## red
Design top, start of the top module:
module top(
    input logic     clk, 
    input logic     SW, 
    input logic     BOOT, 
    input logic [63:0] seed,
    output logic    _48b, 
    output logic    _45a
);
Size in the first run: ~140 flip-flops, ~69 I/O pins.
==> flow/config.mk <==
export PLATFORM = sky130hd
export DESIGN_NAME = top
export DESIGN_NICKNAME = top
export VERILOG_FILES = /design/flow/design.v
export SDC_FILE = /design/flow/constraint.sdc
export NUM_CORES = 4
export LEC_CHECK = 0
export CAP_MARGIN = 15
export CELL_PAD_IN_SITES_DETAIL_PLACEMENT = 0
export CORE_ASPECT_RATIO = 0.92
export CORE_MARGIN = 2
export CORE_UTILIZATION = 70
export CTS_CLUSTER_SIZE = 29
export GPL_TIMING_DRIVEN = 1
export HOLD_SLACK_MARGIN = -0.08
export MIN_ROUTING_LAYER = met1
export SETUP_SLACK_MARGIN = -0.39
export SLEW_MARGIN = 35
export TNS_END_PERCENT = 5
==> flow/constraint.sdc <==
create_clock -name core_clock -period 3.8 [get_ports {clk}]
set_input_delay 0.7600 -clock core_clock [delete_from_list [all_inputs] [get_ports {clk}]]
set_output_delay 0.7600 -clock core_clock [all_outputs]
set_load 0.01 [all_outputs]
run.sh (not shown) runs the stock make flow with config.mk's settings and CLKGATE_MAP_FILE=.
Although it ran to completion, red produced a layout that fails the final checks because of max-capacitance violations, max-slew violations, negative setup slack.
Modified inputs, blue compared to red
- SETUP_SLACK_MARGIN: -0.39 -> 0.98
- CORE_UTILIZATION: 70 -> 64
- the clock period (ns, I/O delays scaled along): 3.8 -> 5.24
[summary]
blue ran to completion and came out clean on the timing, DRC and antenna checks.
Compared with red, blue shows clock skew lower by 0.0033 ns.
The higher final core area utilization of red and blue is in red.
First-pass iteration count of the detailed router ended up 8 lower on blue than on red.
Looking at cell with the biggest individual delay on the critical path, the sky130_fd_sc_hd__xnor2_1 result is from red; the sky130_fd_sc_hd__edfxtp_1 one comes from blue.
Placeable core region ended up 9.2% higher on blue than on red.
blue vs. red: mean routed wirelength per cell lost 26%, row count picked up an extra 3, total routed wirelength lost 32%.
Re half-perimeter wire length of the detailed placement result: red and blue aren't equal, and the higher value belongs to red.

========
## job 9165
Starting RTL as in the previous note.
==> flow/config.mk <==
export PLATFORM = sky130hd
export DESIGN_NAME = top
export DESIGN_NICKNAME = top
export VERILOG_FILES = /design/flow/design.v
export SDC_FILE = /design/flow/constraint.sdc
export NUM_CORES = 4
export LEC_CHECK = 0
export CAP_MARGIN = 40
export CELL_PAD_IN_SITES_DETAIL_PLACEMENT = 2
export CORE_ASPECT_RATIO = 1.16
export CORE_MARGIN = 6
export CORE_UTILIZATION = 15
export CTS_CLUSTER_DIAMETER = 155
export CTS_CLUSTER_SIZE = 22
export GPL_ROUTABILITY_DRIVEN = 1
export GPL_TIMING_DRIVEN = 1
export HOLD_SLACK_MARGIN = 0.01
export MAX_ROUTING_LAYER = met4
export MIN_ROUTING_LAYER = met2
export PLACE_DENSITY_LB_ADDON = 0.28
export SETUP_SLACK_MARGIN = 0.98
export SLEW_MARGIN = 10
==> flow/constraint.sdc <==
create_clock -name core_clock -period 6.04 [get_ports {clk}]
set_input_delay 1.2080 -clock core_clock [delete_from_list [all_inputs] [get_ports {clk}]]
set_output_delay 1.2080 -clock core_clock [all_outputs]
set_load 0.01 [all_outputs]
Job 9165: flow completed, timing, DRC and antenna clean
Edits applied to the flow inputs when going from job 9165 to job 1229:
- SLEW_MARGIN: 10 -> 20
- HOLD_SLACK_MARGIN: 0.01 -> unset
- SETUP_SLACK_MARGIN: 0.98 -> 0.87
- CORE_UTILIZATION: 15 -> 72
- CORE_MARGIN: 6 -> 2
- GPL_TIMING_DRIVEN: 1 -> unset
- PLACE_DENSITY_LB_ADDON: 0.28 -> 0.04
- CORE_ASPECT_RATIO: 1.16 -> unset
- GPL_ROUTABILITY_DRIVEN: 1 -> unset
- MIN_ROUTING_LAYER: met2 -> unset
- CAP_MARGIN: 40 -> 20
- CELL_PAD_IN_SITES_DETAIL_PLACEMENT: 2 -> unset
- CTS_CLUSTER_DIAMETER: 155 -> unset
- the clock period (ns, I/O delays scaled along): 6.04 -> 4.74
### Flow results
- Stage in which a tool error killed job 1229: 5_1_grt.
- Job 1229 vs. job 9165: fraction of the mapped netlist area in compound gates essentially unchanged, area inside the core boundary decreased about 80%, total of cells resized after clock tree synthesis increased 335.
- Vertical die dimension (job 1229 vs. job 9165) decreases by more than half
- Summary of job 1229 over job 9165: global placer's final weighted congestion went up; placed instance area now sits lower; clock sink count saw little to no change.
#### Input delta (job 2405 over job 1229)
- MAX_ROUTING_LAYER: met4 -> unset
- CTS_CLUSTER_SIZE: 22 -> unset
- ABC_AREA: unset -> 1
- HOLD_SLACK_MARGIN: unset -> 0.28
- the clock period (ns, I/O delays scaled along): 4.74 -> 3.45
[summary]
Job 2405 never completed, since it errored out during 4_1_cts.
Per the comparison of job 2405 with job 1229, post-synthesis cell count from yosys rose by 1946, number of standard-cell rows in the floorplan went up about 6%, fraction of synthesized area in multiplexers has decreased.
Comparing job 1229 and job 2405, post-synth net total is higher on job 2405.
NOTE sum of net half-perimeters after detailed placement job 1229->job 2405 increased by more than a quarter
Job 2405 ends up with a die span in y that is 10 um higher than in job 1229.
Of job 1229 and job 2405, the higher synthesized-area fraction occupied by ao, oa, aoi and oai cells belongs to job 1229.
Measured against job 2405, the post-synthesis instance area of job 1229 comes out at 0.901 times the reference value.
Average cell area after synthesis: job 2405 vs job 1229 down 2.4 um^2
Job 2405 vs job 1229 — adder-cell area share of the yosys netlist dropped 1.7 points.
Here is what was changed in the inputs of job 4135 compared with job 2405.
- SETUP_SLACK_MARGIN changed from 0.87 to -0.29
- HOLD_SLACK_MARGIN removed (was 0.28)
- TNS_END_PERCENT newly set to 5
- ABC_AREA removed (was 1)
- PLACE_DENSITY newly set to 0.65
- PLACE_DENSITY_LB_ADDON removed (was 0.04)
- the clock period (ns, I/O delays scaled along) changed from 3.45 to 4.25
--- outcome ---
- FAIL for each of job 2405 and job 4135
- Comparing job 2405 and job 4135, die extent in y is higher on job 2405.
- Compared with job 2405, job 4135 shows cell area after placement that has gone down by more than 10%.
- Of job 2405 and job 4135, the lower total standard cell area after synthesis belongs to job 4135.
- Total instance count after detailed placement was lower in the run labelled job 4135.
- Row synthesized area divided by synthesized cell count: job 4135 higher / job 2405 lower
- In the tables for job 2405 and job 4135, die size reads higher with job 2405.
- Taking job 4135 as 1.0, job 2405 lands at 1.3 on half-perimeter wire length of the detailed placement result.
- Measured against job 4135, the tally of unique sky130hd cells used after synthesis of job 2405 comes out at 0.53 times the reference value.
- Lower floorplan net count was reported by job 4135, not job 2405.
- Job 4135 vs job 2405: post-synthesis chip area from yosys down by a little under 10%
Relative to job 4135, the following input files were edited for job 8756:
- SETUP_SLACK_MARGIN now 1.34, was -0.29
- PLACE_DENSITY_LB_ADDON now 0.04, previously not set
- PLACE_DENSITY no longer set, was 0.65
- the clock period (ns, I/O delays scaled along) now 5.16, was 4.25
Results
Going from job 4135 to job 8756, maximum frequency lost about 5%, sequential share of layout area picked up an extra 0.19 points, post-route worst setup slack picked up an extra 0.69 ns.
Job 8756 reached the end of the flow, and the finished layout is clean on the timing, DRC and antenna checks.
Job 4135 → job 8756: worst hold slack decreased 0.0093 ns.
Edits applied to the flow inputs when going from job 8756 to job 8708:
- PLACE_DENSITY_LB_ADDON: 0.04 -> 0.07
- TNS_END_PERCENT: 5 -> unset
- ABC_AREA: unset -> 1
- CTS_CLUSTER_DIAMETER: unset -> 204
- SETUP_SLACK_MARGIN: 1.34 -> unset
- the clock period (ns, I/O delays scaled along): 5.16 -> 4.05
==> results <==
Measured against job 8708, the number of nets in the synthesized netlist of job 8756 comes out at 0.66 times the reference value.
The cell area after placement in job 8708 was higher than what job 8756 gave.
Job 8708 vs. job 8756: count of library flops with an enable pin roughly the same; part of the Yosys area used for sequential elements lower; synthesized cell count higher; post-DP HPWL higher; area of the mapped netlist higher.
As the logs show, job 8708 stopped at 5_1_grt after a tool error, so it never reached the end of the flow.
| distinct cell type count after synthesis | job 8708 vs job 8756 | 47 lower |
Job 8708 vs job 8756: area share of xor/xnor cells in the synthesized design down
Taking job 8756 as the reference, in job 8708 number of instances resized during post-cts repair moved down, area figure in the yosys stat output moved up.
